## v22
Design matrix_mul, start of the top module:
module matrix_mul(
    input wire clk,
    input wire reset,
    input wire start,
    input wire [8:0][7:0] matrix_a,
    input wire [8:0][7:0] matrix_b,
    output reg [8:0][15:0] result,
    output reg done
);
clock: 4.79 ns
lec_check: 0
abc_area: 1
cap_margin: 20
core_margin: 2
core_utilization: 69
cts_cluster_diameter: 241
cts_cluster_size: 98
place_density: 0.39
slew_margin: 20
tns_end_percent: 10
run.sh (not shown) runs the stock make flow with config.mk's settings and CLKGATE_MAP_FILE=.
v22 never completed, since it errored out during 4_1_cts.
Input changes introduced in v40 (baseline for comparison: v22):
# v22
export LEC_CHECK = 0
export ABC_AREA = 1
export CAP_MARGIN = 20
export CORE_MARGIN = 2
export CORE_UTILIZATION = 69
export CTS_CLUSTER_DIAMETER = 241
export CTS_CLUSTER_SIZE = 98
export PLACE_DENSITY = 0.39
export SLEW_MARGIN = 20
export TNS_END_PERCENT = 10
create_clock -name core_clock -period 4.79 [get_ports {clk}]
# v40
export LEC_CHECK = 0
export CAP_MARGIN = 20
export CORE_MARGIN = 2
export CORE_UTILIZATION = 66
export CTS_CLUSTER_DIAMETER = 233
export SLEW_MARGIN = 20
create_clock -name core_clock -period 6.67 [get_ports {clk}]
Findings:
- Of v40 and v22, none finishes clean.
- Die outline area of v22 is on par with v40.
- v40 against v22; synthesized area is down by a few percent.
- Taking v22 as the reference, in v40 simple-gate share of the synthesized area saw a decrease; total cells reported by yosys after synthesis has decreased; post-synthesis chip area from yosys now smaller; die outline width held steady.
- Summary of the comparison: effective utilization at floorplan is lower in v40, relative to v22.
diff inputs: v40 => v30
# v40
export LEC_CHECK = 0
export CAP_MARGIN = 20
export CORE_MARGIN = 2
export CORE_UTILIZATION = 66
export CTS_CLUSTER_DIAMETER = 233
export SLEW_MARGIN = 20
create_clock -name core_clock -period 6.67 [get_ports {clk}]
# v30
export LEC_CHECK = 0
export CAP_MARGIN = 20
export CORE_MARGIN = 2
export CORE_UTILIZATION = 59
export CTS_CLUSTER_SIZE = 87
export SETUP_SLACK_MARGIN = 1.15
export SLEW_MARGIN = 20
export TNS_END_PERCENT = 5
create_clock -name core_clock -period 4.39 [get_ports {clk}]
## What came out
v40: it failed during 5_1_grt, and the tool reported GRT-0232. Finished, but not clean: v30, with negative setup slack. Compared v30 vs v40, and vertical extent of the die is up in v30. As far as number of instances in the synthesized netlist goes, v40 and v30 are indistinguishable; the numbers are identical. v30 against v40: number of placed cells counting well taps saw an increase; netlist area before placement saw little to no change; average footprint of a synthesized cell saw little to no change; chip width saw an increase. Per the comparison of v30 with v40, global placement routability congestion saw an increase; area of the placeable core went up. Count of standard-cell rows grows by a few percent when moving from v40 to v30. Compared with v40, v30 shows die footprint higher by 2300 um^2. Re sum of net half-perimeters after detailed placement: v40 and v30 aren't equal, and the higher value belongs to v40.

The RTL this note starts from:
==> flow/design.v <==
module matrix_mul(
    input wire clk,
    input wire reset,
    input wire start,
    input wire [8:0][7:0] matrix_a,
    input wire [8:0][7:0] matrix_b,
    output reg [8:0][15:0] result,
    output reg done
);
reg [3:0] state;
reg [3:0] i, j, k;
reg [15:0] sum;
localparam IDLE = 4'd0, MULTIPLY = 4'd1, DONE = 4'd2;
always @(posedge clk or posedge reset) begin
    if (reset) begin
        state <= IDLE;
        done <= 0;
        i <= 0;
        j <= 0;
        k <= 0;
        sum <= 0;
    end else begin
        case (state)
            IDLE: begin
                if (start) begin
                    state <= MULTIPLY;
                    i <= 0;
                    j <= 0;
                    k <= 0;
                    sum <= 0;
                    done <= 0;
                end
            end
            MULTIPLY: begin
                if (k == 3) begin
                    result[i*3 + j] <= sum;
                    sum <= 0;
                    k <= 0;
                    if (j == 2) begin
                        j <= 0;
                        if (i == 2) begin
                            state <= DONE;
                        end else begin
                            i <= i + 1;
                        end
                    end else begin
                        j <= j + 1;
                    end
                end else begin
                    sum <= sum + matrix_a[i*3 + k] * matrix_b[k*3 + j];
                    k <= k + 1;
                end
            end
            DONE: begin
                done <= 1;
                state <= IDLE;
            end
        endcase
    end
end
endmodule
export LEC_CHECK = 0
export CAP_MARGIN = 20
export CORE_MARGIN = 2
export CORE_UTILIZATION = 40
export HOLD_SLACK_MARGIN = 0.03
export PLACE_DENSITY = 0.6
export SLEW_MARGIN = 20
export TNS_END_PERCENT = 60
create_clock -name core_clock -period 10.0 [get_ports {clk}]
Change:
- CAP_MARGIN: 20 -> 10
- CELL_PAD_IN_SITES_GLOBAL_PLACEMENT: unset -> 0
- CORE_MARGIN: 2 -> 8
- CORE_UTILIZATION: 40 -> 71
- CTS_CLUSTER_DIAMETER: unset -> 31
- HOLD_SLACK_MARGIN: 0.03 -> unset
- PLACE_DENSITY: 0.6 -> unset
- SETUP_SLACK_MARGIN: unset -> 1.51
- SLEW_MARGIN: 20 -> 15
- TNS_END_PERCENT: 60 -> 65
Register-to-register slack loses 420 ps. Flip-flop count is unchanged. Non-clock buffer count is unchanged. Area after synthesis is unchanged. Count of clock-buffer cells in the layout rose by 1. Global-route usage rose by 22 points. Maximum frequency fell by 5.1%. Worst setup slack loses 420 ps. Synthesized cell count stays the same.
Change:
- CAP_MARGIN: 10 -> 20
- CELL_PAD_IN_SITES_GLOBAL_PLACEMENT: 0 -> unset
- CORE_MARGIN: 8 -> 2
- CORE_UTILIZATION: 71 -> 59
- CTS_CLUSTER_DIAMETER: 31 -> unset
- SETUP_SLACK_MARGIN: 1.51 -> unset
- SLEW_MARGIN: 15 -> 20
- TNS_END_PERCENT: 65 -> unset
- clock period: 10.0 -> 4.39 ns (I/O delays scaled with it)
After rerunning: The new run finished but failed the layout checks on setup timing; synthesized cell count is unchanged; design area rises by 13%; via count goes down by 5.6%; global-route usage shrinks by 9.6 points; routed wire length decreases by 17%; core utilization falls by 4.5 points; sequential cell count stays the same; die size goes up by 0.98%; register-to-register slack loses 3900 ps; synthesized area is unchanged.
Change:
- SETUP_SLACK_MARGIN: unset -> -0.35
- TNS_END_PERCENT: unset -> 5
- The changed run ran to the end with violations: setup timing
- flip-flop count stays the same
- clock skew climbs by 4.0 ps
- design area drops by about 2.2%
- fmax drops by about 1.5%
- via count drops by about 3.2%
Change:
- CORE_UTILIZATION: 59 -> 40
- PLACE_DENSITY: unset -> 0.6
- SETUP_SLACK_MARGIN: -0.35 -> unset
- TNS_END_PERCENT: 5 -> unset
- clock period: 4.39 -> 10.0 ns (I/O delays scaled with it)
Now the flow finished with timing, DRC and antenna clean; register-to-register slack gets better by 4400 ps; clock-buffer cell count does not change; worst setup slack improves by 4400 ps; global-route usage shrinks by 12 points.
Change:
- ABC_AREA: unset -> 1
- CAP_MARGIN: 20 -> 0
- CORE_ASPECT_RATIO: unset -> 0.51
- CORE_UTILIZATION: 40 -> 55
- CTS_CLUSTER_DIAMETER: unset -> 376
- CTS_CLUSTER_SIZE: unset -> 90
- HOLD_SLACK_MARGIN: unset -> -0.07
- PLACE_DENSITY: 0.6 -> unset
- SLEW_MARGIN: 20 -> 5
- TNS_END_PERCENT: unset -> 15
Cell area rose by 1.7%.
Non-clock buffer count fell by 2.
Wire length rose by 21%.
Global-route usage rose by 11 points.
Utilization rose by 19 points.

RTL: the design.v shown in full above, as it stands there.
==> flow/config.mk <==
export PLATFORM = sky130hd
export DESIGN_NAME = matrix_mul
export DESIGN_NICKNAME = matrix_mul
export VERILOG_FILES = /design/flow/design.v
export SDC_FILE = /design/flow/constraint.sdc
export NUM_CORES = 4
export LEC_CHECK = 0
export CAP_MARGIN = 20
export CELL_PAD_IN_SITES_GLOBAL_PLACEMENT = 0
export CORE_ASPECT_RATIO = 0.5
export CORE_MARGIN = 2
export CORE_UTILIZATION = 45
export CTS_CLUSTER_DIAMETER = 336
export CTS_CLUSTER_SIZE = 71
export GPL_TIMING_DRIVEN = 1
export MAX_ROUTING_LAYER = met5
export PLACE_DENSITY = 0.41
export SLEW_MARGIN = 20
export TNS_END_PERCENT = 5
==> flow/constraint.sdc <==
create_clock -name core_clock -period 4.44 [get_ports {clk}]
set_input_delay 0.8880 -clock core_clock [delete_from_list [all_inputs] [get_ports {clk}]]
set_output_delay 0.8880 -clock core_clock [all_outputs]
set_load 0.01 [all_outputs]
The baseline finished but fails on negative setup slack.
Edit:
--- a/flow/config.mk
+++ b/flow/config.mk
@@ -10 +10 @@
-export CORE_ASPECT_RATIO = 0.5
+export CORE_ASPECT_RATIO = 1.48
@@ -12,3 +12,2 @@
-export CORE_UTILIZATION = 45
-export CTS_CLUSTER_DIAMETER = 336
-export CTS_CLUSTER_SIZE = 71
+export CORE_UTILIZATION = 58
+export CTS_CLUSTER_SIZE = 87
@@ -17,0 +17 @@
+export SETUP_SLACK_MARGIN = 1.29
The changed run ran to the end with violations: negative setup slack.
Setup slack got worse by 0.16 ns.
Final area goes up by a few percent.
Count of clock-buffer cells in the layout goes down by 3.
Global-route usage goes up by 7.2 points.
Edit:
--- a/flow/config.mk
+++ b/flow/config.mk
@@ -10 +10 @@
-export CORE_ASPECT_RATIO = 1.48
+export CORE_ASPECT_RATIO = 0.5
@@ -13 +12,0 @@
-export CTS_CLUSTER_SIZE = 87
@@ -17 +16 @@
-export SETUP_SLACK_MARGIN = 1.29
+export SETUP_SLACK_MARGIN = -0.34
The new run completed, yet does not pass: negative setup slack.
Die size barely changes.
Design area came out lower by 5.4%.
Setup slack got worse by 0.11 ns.
Routed wire length came out higher by 1.2%.
Edit:
--- a/flow/config.mk
+++ b/flow/config.mk
@@ -12,2 +12,2 @@
-export CORE_UTILIZATION = 58
-export GPL_TIMING_DRIVEN = 1
+export CORE_UTILIZATION = 32
+export GPL_TIMING_DRIVEN = 0
@@ -16 +16 @@
-export SETUP_SLACK_MARGIN = -0.34
+export SETUP_SLACK_MARGIN = 1.09
@@ -18 +17,0 @@
-export TNS_END_PERCENT = 5
Effect: The changed run finished but fails on negative setup slack. Global-route usage drops by 17 points. Utilization goes down by 37 points. Wire length drops by about 13%. Sequential share of layout area drops by 0.82 points. Die area goes up by about 80%. Setup slack improves by 0.054 ns. Critical path depth is unchanged.

// matrix_mul: RTL as listed in full above, without the edits since
clock: 4.44 ns
lec_check: 0
cap_margin: 20
cell_pad_in_sites_global_placement: 0
core_aspect_ratio: 1.99
core_margin: 2
core_utilization: 56
cts_cluster_diameter: 336
cts_cluster_size: 71
gpl_timing_driven: 1
max_routing_layer: met5
place_density: 0.41
slew_margin: 20
tns_end_percent: 5
The first run completed, yet does not pass: setup timing.
Edit:
--- a/flow/config.mk
+++ b/flow/config.mk
@@ -6,9 +6,10 @@
 export NUM_CORES = 4
 export LEC_CHECK = 0
+export ABC_AREA = 1
 export CAP_MARGIN = 20
 export CELL_PAD_IN_SITES_GLOBAL_PLACEMENT = 0
-export CORE_ASPECT_RATIO = 1.99
+export CORE_ASPECT_RATIO = 0.5
 export CORE_MARGIN = 2
-export CORE_UTILIZATION = 56
+export CORE_UTILIZATION = 49
 export CTS_CLUSTER_DIAMETER = 336
 export CTS_CLUSTER_SIZE = 71
@@ -16,4 +17,5 @@
 export MAX_ROUTING_LAYER = met5
 export PLACE_DENSITY = 0.41
+export SETUP_SLACK_MARGIN = -0.1
 export SLEW_MARGIN = 20
 export TNS_END_PERCENT = 5
The changed run completed, yet does not pass: setup timing.
Area after synthesis increases by 4.4%.
First-iteration DRC count rises to 2.8 times its value.
Clock skew barely changes.
Core utilization is lower by 8.8 points.
Sequential cell count stays the same.
Clock-buffer cell count does not change.
Via count increases by about 28%.
Edit:
==> flow/config.mk (replaced) <==
export PLATFORM = sky130hd
export DESIGN_NAME = matrix_mul
export DESIGN_NICKNAME = matrix_mul
export VERILOG_FILES = /design/flow/design.v
export SDC_FILE = /design/flow/constraint.sdc
export NUM_CORES = 4
export LEC_CHECK = 0
export CAP_MARGIN = 20
export CELL_PAD_IN_SITES_DETAIL_PLACEMENT = 2
export CELL_PAD_IN_SITES_GLOBAL_PLACEMENT = 0
export CORE_ASPECT_RATIO = 0.5
export CORE_MARGIN = 7
export CORE_UTILIZATION = 20
export GPL_ROUTABILITY_DRIVEN = 0
export GPL_TIMING_DRIVEN = 0
export HOLD_SLACK_MARGIN = 0.17
export MAX_ROUTING_LAYER = met5
export MIN_ROUTING_LAYER = met2
export PLACE_DENSITY_LB_ADDON = 0.28
export SETUP_SLACK_MARGIN = 0.48
export SLEW_MARGIN = 10
Result: The new run produced a layout that fails on setup timing; wire length grows by about a fifth; cell area grows slightly; utilization came out lower by 42 points; setup slack got worse by 0.93 ns; worst hold slack is better by 0.085 ns; synthesized area is lower by a few percent; flip-flop count stays the same; global-route usage decreases by 9.1 points; critical path depth rose by 6.

Starts from the design.v that is shown in full above.
clock: 4.44 ns
lec_check: 0
cap_margin: 20
cell_pad_in_sites_detail_placement: 2
cell_pad_in_sites_global_placement: 0
core_aspect_ratio: 0.5
core_margin: 7
core_utilization: 20
gpl_timing_driven: 0
hold_slack_margin: 0.17
max_routing_layer: met5
place_density_lb_addon: 0.28
setup_slack_margin: 1.09
slew_margin: 10
The baseline finished but failed the layout checks on setup timing.
==> next run, changes <==
- ABC_AREA: default -> 1
- CORE_MARGIN: 7 -> 8
- GPL_ROUTABILITY_DRIVEN: default -> 0
- MIN_ROUTING_LAYER: default -> met2
- SETUP_SLACK_MARGIN: 1.09 -> 0.48
- clock period: 4.44 -> 5.76 ns (I/O delays scaled with it)
Effect:
- The changed run ran to the end with violations: setup timing
- clock skew barely changes
- core utilization fell by 1.1 points
- hold slack degrades by 0.016 ns
- clock-buffer cell count rose by 1
- cell count rose by 23%
==> next run, changes <==
- ABC_AREA: 1 -> default
- CAP_MARGIN: 20 -> 0
- CELL_PAD_IN_SITES_DETAIL_PLACEMENT: 2 -> default
- CORE_ASPECT_RATIO: 0.5 -> default
- CORE_UTILIZATION: 20 -> 40
- CTS_CLUSTER_DIAMETER: default -> 31
- GPL_ROUTABILITY_DRIVEN: 0 -> default
- GPL_TIMING_DRIVEN: 0 -> default
- HOLD_SLACK_MARGIN: 0.17 -> default
- MAX_ROUTING_LAYER: met5 -> default
- MIN_ROUTING_LAYER: met2 -> default
- PLACE_DENSITY_LB_ADDON: 0.28 -> default
- SETUP_SLACK_MARGIN: 0.48 -> 1.51
- SLEW_MARGIN: 10 -> 15
- clock period: 5.76 -> 10.0 ns (I/O delays scaled with it)
What happened:
- The new run went through all stages and came out clean
- area after synthesis shrinks by 4.2%
- via count came out lower by 53%
- core utilization climbs by 22 points
- sequential share of layout area rose by 5.2 points
- first-iteration DRC count drops by 86%
- sequential cell count does not change
- die size came out lower by 50%
==> next run, changes <==
- CAP_MARGIN: 0 -> 40
- CELL_PAD_IN_SITES_GLOBAL_PLACEMENT: 0 -> default
- CORE_ASPECT_RATIO: default -> 0.5
- CORE_MARGIN: 8 -> 2
- CORE_UTILIZATION: 40 -> 55
- CTS_CLUSTER_DIAMETER: 31 -> 376
- CTS_CLUSTER_SIZE: default -> 80
- HOLD_SLACK_MARGIN: default -> -0.07
- SETUP_SLACK_MARGIN: 1.51 -> default
- SLEW_MARGIN: 15 -> 5
- TNS_END_PERCENT: default -> 15
Effect: Worst setup slack improved by 0.13 ns. Routed wire length shrinks by 6.8%. Synthesized area stays the same. First-iteration DRC count went up by 44%. Worst hold slack improves by 0.0057 ns. Maximum frequency rose by 1.6%. Core utilization came out higher by 21 points. Sequential share of layout area came out lower by 0.11 points. Cell count decreases by about 5%.
==> next run, changes <==
- CAP_MARGIN: 40 -> 5
- CELL_PAD_IN_SITES_DETAIL_PLACEMENT: default -> 2
- CELL_PAD_IN_SITES_GLOBAL_PLACEMENT: default -> 0
- CORE_ASPECT_RATIO: 0.5 -> 1.14
- CORE_MARGIN: 2 -> 8
- CORE_UTILIZATION: 55 -> 71
- CTS_CLUSTER_DIAMETER: 376 -> 163
- CTS_CLUSTER_SIZE: 80 -> 87
- HOLD_SLACK_MARGIN: -0.07 -> default
- SETUP_SLACK_MARGIN: default -> 1.51
- SLEW_MARGIN: 5 -> 15
- TNS_END_PERCENT: 15 -> 65
=> The new run did not get past detailed placement (3_5_place_dp). Synthesized cell count stays the same. Area after synthesis stays the same. Die size goes down by 7.8%.
==> next run, changes <==
- CAP_MARGIN: 5 -> 20
- CELL_PAD_IN_SITES_DETAIL_PLACEMENT: 2 -> default
- CELL_PAD_IN_SITES_GLOBAL_PLACEMENT: 0 -> default
- CORE_ASPECT_RATIO: 1.14 -> default
- CORE_MARGIN: 8 -> 2
- CORE_UTILIZATION: 71 -> 40
- CTS_CLUSTER_DIAMETER: 163 -> default
- CTS_CLUSTER_SIZE: 87 -> default
- SETUP_SLACK_MARGIN: 1.51 -> 2.41
- TNS_END_PERCENT: 65 -> default
Effect:
- With this change the flow went through all stages and came out clean
- synthesized area does not change
- die size goes up by 47%
- synthesized cell count does not change
